## project_euler_17
module project_euler_17(
  input clk,
  input reset,
  output reg [3:0] ones_digit,
  output reg [3:0] tens_digit,
  output reg [3:0] hundreds_digit,
  output reg [15:0] letter_count,
  output reg done
);
  integer next_ones_digit;
  integer next_tens_digit;
  integer next_hundreds_digit;
  integer letters;
  always @(posedge clk or posedge reset)
  begin
    if (reset) begin
      ones_digit <= 0;
      tens_digit <= 0;
      hundreds_digit <= 0;
      letter_count <= 0;
      done <= 0;
    end
    else if (!done) begin
      next_ones_digit = 0;
      next_tens_digit = 0;
      next_hundreds_digit = 0;
      letters = 0;
      next_tens_digit[3:0] = tens_digit;
      next_hundreds_digit[3:0] = hundreds_digit;
      if (ones_digit == 9) begin
        next_ones_digit = 0;
        if (tens_digit == 9) begin
          next_tens_digit = 0;
          if (hundreds_digit == 9) begin
            next_hundreds_digit = 0;
            letters += 11;  
            done <= 1;
          end
          else
            next_hundreds_digit[3:0] = hundreds_digit + 1;
        end
        else
          next_tens_digit[3:0] = tens_digit + 1;
      end
      else
  ...
Settings: LEC_CHECK=0, CAP_MARGIN=20, CELL_PAD_IN_SITES_DETAIL_PLACEMENT=1, CORE_ASPECT_RATIO=1.03, CORE_MARGIN=2, CORE_UTILIZATION=48, CTS_CLUSTER_DIAMETER=256, CTS_CLUSTER_SIZE=36, GPL_ROUTABILITY_DRIVEN=1, MAX_ROUTING_LAYER=met5, PLACE_DENSITY_LB_ADDON=0.05, SETUP_SLACK_MARGIN=1.73, SLEW_MARGIN=0; clock period 9.58 ns.
run.sh (not shown) runs the stock make flow with config.mk's settings and CLKGATE_MAP_FILE=.
The baseline produced a clean layout.
Rerun with:
ABC_AREA = 1   (was unset)
CAP_MARGIN = 0   (was 20)
CELL_PAD_IN_SITES_DETAIL_PLACEMENT = 0   (was 1)
CELL_PAD_IN_SITES_GLOBAL_PLACEMENT = 2   (was unset)
CORE_UTILIZATION = 43   (was 48)
CTS_CLUSTER_DIAMETER = 28   (was 256)
HOLD_SLACK_MARGIN = 0.03   (was unset)
SETUP_SLACK_MARGIN = 1.6   (was 1.73)
The changed run finished clean.
Setup slack is better by 1.5 ns.
Die area climbs by 2.7%.
Final cell count climbs by 14%.
Clock power hardly moves.
Via count drops by 6.9%.
First-iteration DRC count drops by 36%.
Global-route usage drops by 5.6 points.
Non-clock buffer count does not change.
Power drops by 5.6%.
Fmax climbs by 27%.
Rerun with:
ABC_AREA = unset   (was 1)
CAP_MARGIN = 20   (was 0)
CELL_PAD_IN_SITES_GLOBAL_PLACEMENT = unset   (was 2)
CORE_ASPECT_RATIO = 1.67   (was 1.03)
CORE_UTILIZATION = 49   (was 43)
CTS_CLUSTER_DIAMETER = unset   (was 28)
CTS_CLUSTER_SIZE = unset   (was 36)
HOLD_SLACK_MARGIN = 0.07   (was 0.03)
PLACE_DENSITY = 0.43   (was unset)
PLACE_DENSITY_LB_ADDON = unset   (was 0.05)
SETUP_SLACK_MARGIN = 1.73   (was 1.6)
Synthesized area is higher by 8.5%.
Routed wire length went up by 9.1%.
Via count increases by 3.4%.
Worst setup slack is worse by 1.3 ns.
Total power decreases by 5.1%.
Die size fell by 4.3%.
Combinational power climbs by about 10%.
Design area is higher by 3.0%.
Cell count went down by 12%.
Rerun with:
CORE_ASPECT_RATIO = 0.5   (was 1.67)
CORE_UTILIZATION = 64   (was 49)
PLACE_DENSITY = unset   (was 0.43)
PLACE_DENSITY_LB_ADDON = 0.05   (was unset)
SETUP_SLACK_MARGIN = unset   (was 1.73)
TNS_END_PERCENT = 25   (was unset)
Result:
- worst hold slack is about the same
- total power grows by 11%
- synthesized cell count is unchanged
- fmax grows by 1.1%

---

Setup of rev 12:
The RTL this note starts from:
==> flow/design.v <==
module project_euler_17(
  input clk,
  input reset,
  output reg [3:0] ones_digit,
  output reg [3:0] tens_digit,
  output reg [3:0] hundreds_digit,
  output reg [15:0] letter_count,
  output reg done
);
  integer next_ones_digit;
  integer next_tens_digit;
  integer next_hundreds_digit;
  integer letters;
  always @(posedge clk or posedge reset)
  begin
    if (reset) begin
      ones_digit <= 0;
      tens_digit <= 0;
      hundreds_digit <= 0;
      letter_count <= 0;
      done <= 0;
    end
    else if (!done) begin
      next_ones_digit = 0;
      next_tens_digit = 0;
      next_hundreds_digit = 0;
      letters = 0;
      next_tens_digit[3:0] = tens_digit;
      next_hundreds_digit[3:0] = hundreds_digit;
      if (ones_digit == 9) begin
        next_ones_digit = 0;
        if (tens_digit == 9) begin
          next_tens_digit = 0;
          if (hundreds_digit == 9) begin
            next_hundreds_digit = 0;
            letters += 11;  
            done <= 1;
          end
          else
            next_hundreds_digit[3:0] = hundreds_digit + 1;
        end
        else
          next_tens_digit[3:0] = tens_digit + 1;
      end
      else
        next_ones_digit[3:0] = ones_digit + 1;
      if (next_tens_digit != 1) begin
        case (next_ones_digit)
          1: letters += 3;  
          2: letters += 3;  
          3: letters += 5;  
          4: letters += 4;  
          5: letters += 4;  
          6: letters += 3;  
          7: letters += 5;  
          8: letters += 5;  
          9: letters += 4;  
        endcase
        case (next_tens_digit)
          2: letters += 6;  
          3: letters += 6;  
          4: letters += 5;  
          5: letters += 5;  
          6: letters += 5;  
          7: letters += 7;  
          8: letters += 6;  
          9: letters += 6;  
        endcase
      end
      else begin
        case (next_ones_digit)
          0: letters += 3;  
          1: letters += 6;  
          2: letters += 6;  
          3: letters += 8;  
          4: letters += 8;  
          5: letters += 7;  
          6: letters += 7;  
          7: letters += 9;  
          8: letters += 8;  
          9: letters += 8;  
        endcase
      end
      case (next_hundreds_digit)
        1: letters += 10;  
        2: letters += 10;  
        3: letters += 12;  
        4: letters += 11;  
        5: letters += 11;  
        6: letters += 10;  
        7: letters += 12;  
        8: letters += 12;  
        9: letters += 11;  
      endcase
      if (next_hundreds_digit > 0 && ((next_ones_digit > 0) || (next_tens_digit > 0)))
        letters += 3;  
      ones_digit <= next_ones_digit[3:0];
      tens_digit <= next_tens_digit[3:0];
      hundreds_digit <= next_hundreds_digit[3:0];
      letter_count <= letter_count + letters[15:0];
    end
  end
endmodule
clock: 5.68 ns
lec_check: 0
cap_margin: 20
cell_pad_in_sites_detail_placement: 0
core_aspect_ratio: 1.67
core_margin: 2
core_utilization: 65
gpl_routability_driven: 1
hold_slack_margin: 0.07
max_routing_layer: met5
slew_margin: 35
[flow] rev 12 | stages: complete | final checks: fail | reason: setup timing
Here is what was changed in the inputs of rev 13 compared with rev 12.
==> flow/config.mk <==
export PLATFORM = sky130hd
export DESIGN_NAME = project_euler_17
export DESIGN_NICKNAME = project_euler_17
export VERILOG_FILES = /design/flow/design.v
export SDC_FILE = /design/flow/constraint.sdc
export NUM_CORES = 4
export LEC_CHECK = 0
export CAP_MARGIN = 20
export CORE_MARGIN = 2
export CORE_UTILIZATION = 59
export SLEW_MARGIN = 20
==> flow/constraint.sdc <==
create_clock -name core_clock -period 6.98 [get_ports {clk}]
set_input_delay 1.3960 -clock core_clock [delete_from_list [all_inputs] [get_ports {clk}]]
set_output_delay 1.3960 -clock core_clock [all_outputs]
set_load 0.01 [all_outputs]
--- outcome ---
- Rev 13: PASS, flow complete, no timing, DRC or antenna violations
- Rev 12 -> rev 13: die size increased by a little under 10%
- Sequential portion of the cell area: rev 13 > rev 12
- Higher post-layout minimum cycle time was reported by rev 13, not rev 12.
- The starting density of the core number comes out lower for rev 13 vs rev 12.
- Diff rev 12 -> rev 13: transition time at the pin with the least slew margin grew by 0.10 ns; pre-CTS worst setup slack now sits higher; leakage power total fell by 12%.
- The non-clock buffer count in the final layout reported for rev 13 is smaller than that of rev 12 by 32.

---

// project_euler_17: RTL as listed in full above, without the edits since
==> flow/config.mk <==
export PLATFORM = sky130hd
export DESIGN_NAME = project_euler_17
export DESIGN_NICKNAME = project_euler_17
export VERILOG_FILES = /design/flow/design.v
export SDC_FILE = /design/flow/constraint.sdc
export NUM_CORES = 4
export LEC_CHECK = 0
export ABC_AREA = 0
export CAP_MARGIN = 20
export CORE_MARGIN = 2
export CORE_UTILIZATION = 70
export CTS_CLUSTER_SIZE = 58
export HOLD_SLACK_MARGIN = 0.11
export MAX_ROUTING_LAYER = met4
export MIN_ROUTING_LAYER = met2
export SLEW_MARGIN = 20
export TNS_END_PERCENT = 45
==> flow/constraint.sdc <==
create_clock -name core_clock -period 10.0 [get_ports {clk}]
set_input_delay 2.0000 -clock core_clock [delete_from_list [all_inputs] [get_ports {clk}]]
set_output_delay 2.0000 -clock core_clock [all_outputs]
set_load 0.01 [all_outputs]
Then changed:
--- a/flow/config.mk
+++ b/flow/config.mk
@@ -9,9 +9,7 @@
 export CAP_MARGIN = 20
 export CORE_MARGIN = 2
-export CORE_UTILIZATION = 70
-export CTS_CLUSTER_SIZE = 58
+export CORE_UTILIZATION = 40
 export HOLD_SLACK_MARGIN = 0.11
 export MAX_ROUTING_LAYER = met4
-export MIN_ROUTING_LAYER = met2
 export SLEW_MARGIN = 20
 export TNS_END_PERCENT = 45
Core utilization went down by 35 points.
Fmax went up by a few percent.
Non-clock buffer count does not change.
Routed wire length went down by a few percent.
Setup slack improves by 0.21 ns.
Via count went down by a quarter to a third.
Die area went up by well over a third.
Then changed:
--- a/flow/config.mk
+++ b/flow/config.mk
@@ -6,10 +6,9 @@
 export NUM_CORES = 4
 export LEC_CHECK = 0
-export ABC_AREA = 0
 export CAP_MARGIN = 20
 export CORE_MARGIN = 2
 export CORE_UTILIZATION = 40
-export HOLD_SLACK_MARGIN = 0.11
-export MAX_ROUTING_LAYER = met4
+export CTS_CLUSTER_DIAMETER = 144
+export CTS_CLUSTER_SIZE = 93
+export PLACE_DENSITY = 0.38
 export SLEW_MARGIN = 20
-export TNS_END_PERCENT = 45
After rerunning: The new run finished clean; wire length came out higher by 5.3%; cell count stays flat; critical path depth does not change; via count goes down by 1.8%.
Then changed:
==> flow/config.mk (replaced) <==
export PLATFORM = sky130hd
export DESIGN_NAME = project_euler_17
export DESIGN_NICKNAME = project_euler_17
export VERILOG_FILES = /design/flow/design.v
export SDC_FILE = /design/flow/constraint.sdc
export NUM_CORES = 4
export LEC_CHECK = 0
export CAP_MARGIN = 0
export CELL_PAD_IN_SITES_DETAIL_PLACEMENT = 2
export CORE_ASPECT_RATIO = 1.96
export CORE_MARGIN = 2
export CORE_UTILIZATION = 72
export GPL_ROUTABILITY_DRIVEN = 0
export MIN_ROUTING_LAYER = met1
export SLEW_MARGIN = 20
export TNS_END_PERCENT = 75
The changed run stopped in 3_5_place_dp, error DPL-0033.
Synthesized area does not change.
Synthesized cell count is unchanged.
Die area decreases by 42%.

---

Setup of job 101:
// project_euler_17: RTL as listed in full above, without the edits since
Settings: LEC_CHECK=0, CAP_MARGIN=20, CORE_MARGIN=2, CORE_UTILIZATION=63, SETUP_SLACK_MARGIN=2.67, SLEW_MARGIN=20, TNS_END_PERCENT=20; clock period 10.0 ns.
Modified inputs, job 102 compared to job 101
Settings: MIN_ROUTING_LAYER: unset -> met2; CAP_MARGIN: 20 -> 40; TNS_END_PERCENT: 20 -> unset; CORE_UTILIZATION: 63 -> 40; GPL_ROUTABILITY_DRIVEN: unset -> 0; CELL_PAD_IN_SITES_DETAIL_PLACEMENT: unset -> 2; SETUP_SLACK_MARGIN: 2.67 -> unset.
## What came out
- Job 102 went all the way through the flow, and no timing, DRC or antenna check failed.
- Job 102 ended up with a higher post-detailed-placement half-perimeter wirelength than job 101 did.
- Higher peak supply drop goes to job 101 over job 102.
- Job 101 has lower clock latency on the worst-skew pair than job 102.
- Taking job 101 as the reference point, the cell area of job 102 rises by about 2%.
- Taking job 101 as the reference point, the clock-buffer cell count of job 102 falls by 1.
- For sequential power, job 101 and job 102 come out practically identical.
- Relative to job 101, the signed area change from the synthesized netlist to the final layout of job 102 is higher by 2.3 points.
Setup changes, job 102 to job 103
Settings: CELL_PAD_IN_SITES_DETAIL_PLACEMENT removed (was 2); CAP_MARGIN changed from 40 to 20; HOLD_SLACK_MARGIN newly set to 0.11; MIN_ROUTING_LAYER removed (was met2); ABC_AREA newly set to 1; GPL_ROUTABILITY_DRIVEN removed (was 0).
Results
- Sequential share of the synthesized area up 2.1 points in job 103 wrt job 102
- Job 102 reports its capture point of the critical path as letter_count[9] while job 103 reports letter_count[14].
- Largest clock skew in the final design essentially unchanged between job 103 and job 102.
- Job 102 → job 103: clock-buffer cell count went up 2, cell area now sits lower, wire length decreased by 45% relative to the old numbers.
- Cell count after synthesis, job 103 vs job 102: up by more than 10%

---

RTL: the design.v shown in full above, as it stands there.
Settings: LEC_CHECK=0, CAP_MARGIN=20, CORE_MARGIN=2, CORE_UTILIZATION=40, SLEW_MARGIN=20; clock period 6.98 ns.
Next try:
--- a/flow/config.mk
+++ b/flow/config.mk
@@ -8,4 +8,4 @@
 export CAP_MARGIN = 20
 export CORE_MARGIN = 2
-export CORE_UTILIZATION = 40
+export CORE_UTILIZATION = 45
 export SLEW_MARGIN = 20
==> flow/constraint.sdc (replaced) <==
create_clock -name core_clock -period 6.44 [get_ports {clk}]
set_input_delay 1.2880 -clock core_clock [delete_from_list [all_inputs] [get_ports {clk}]]
set_output_delay 1.2880 -clock core_clock [all_outputs]
set_load 0.01 [all_outputs]
Clock power went down by about 8%; wire length went up by 5.5%; maximum frequency went up by 6.2%; cell count went down by 2.5%; global-route usage went up by 2.8 points; die area went down by 11%; clock-buffer cell count went up by 1; first-iteration DRC count went down by 45%.
Next try:
--- a/flow/config.mk
+++ b/flow/config.mk
@@ -8,4 +8,6 @@
 export CAP_MARGIN = 20
 export CORE_MARGIN = 2
-export CORE_UTILIZATION = 45
+export CORE_UTILIZATION = 66
+export CTS_CLUSTER_DIAMETER = 375
+export CTS_CLUSTER_SIZE = 100
 export SLEW_MARGIN = 20
Result:
- core utilization increases by 24 points
- power decreases by a few percent
- count of clock-buffer cells in the layout is unchanged
- cell area decreases slightly
- routed wire length increases by a few percent
- hold slack is better by 9.2 ps
- die size decreases by a quarter to a third
- synthesized cell count does not change
- synthesized area does not change
Next try:
--- a/flow/config.mk
+++ b/flow/config.mk
@@ -8,6 +8,4 @@
 export CAP_MARGIN = 20
 export CORE_MARGIN = 2
-export CORE_UTILIZATION = 66
-export CTS_CLUSTER_DIAMETER = 375
-export CTS_CLUSTER_SIZE = 100
+export CORE_UTILIZATION = 40
 export SLEW_MARGIN = 20
==> flow/constraint.sdc (replaced) <==
create_clock -name core_clock -period 10.0 [get_ports {clk}]
set_input_delay 2.0000 -clock core_clock [delete_from_list [all_inputs] [get_ports {clk}]]
set_output_delay 2.0000 -clock core_clock [all_outputs]
set_load 0.01 [all_outputs]
The changed run completed without violations. Register-to-register slack gains 2700 ps. Final cell count grows by about 6.4%. Non-clock buffer count falls by 18. Clock power went down by about 14%. Area after synthesis stays the same. Worst setup slack gains 2700 ps. Power falls by 31%. Cell area drops by about 1.5%. Via count falls by 9.1%. Routed wire length fell by about 7%. First-iteration DRC count fell by about 60%.

---

the reference run:
// project_euler_17: RTL as listed in full above, without the edits since
clock: 5.22 ns
lec_check: 0
abc_area: 1
cap_margin: 20
core_aspect_ratio: 1.41
core_margin: 2
core_utilization: 70
cts_cluster_size: 100
place_density: 0.36
slew_margin: 20
Final checks on the reference run, whose flow otherwise completed, came back failing, citing negative setup slack.
Edits applied to the flow inputs when going from the reference run to the trial run:
==> flow/config.mk <==
export PLATFORM = sky130hd
export DESIGN_NAME = project_euler_17
export DESIGN_NICKNAME = project_euler_17
export VERILOG_FILES = /design/flow/design.v
export SDC_FILE = /design/flow/constraint.sdc
export NUM_CORES = 4
export LEC_CHECK = 0
export CAP_MARGIN = 20
export CORE_MARGIN = 2
export CORE_UTILIZATION = 58
export SETUP_SLACK_MARGIN = 1.7
export SLEW_MARGIN = 20
==> flow/constraint.sdc <==
create_clock -name core_clock -period 6.8 [get_ports {clk}]
set_input_delay 1.3600 -clock core_clock [delete_from_list [all_inputs] [get_ports {clk}]]
set_output_delay 1.3600 -clock core_clock [all_outputs]
set_load 0.01 [all_outputs]
Notes after the runs:
- Taking the trial run as 1.0, the reference run lands at 0.78 on die outline area.
- Measured against the reference run, the cell area of the trial run comes out at 1.17 times the reference value.
- The trial run completed; timing, DRC and antenna clean
- The trial run vs. the reference run: post-CTS resize count increased 30, setup skew after layout essentially unchanged.
- Re post-detailed-route via-to-cell ratio: the reference run and the trial run aren't equal, and the lower value belongs to the trial run.
- The more densely filled core belongs to the reference run, not the trial run.
Power and IR drop assume default switching activity.
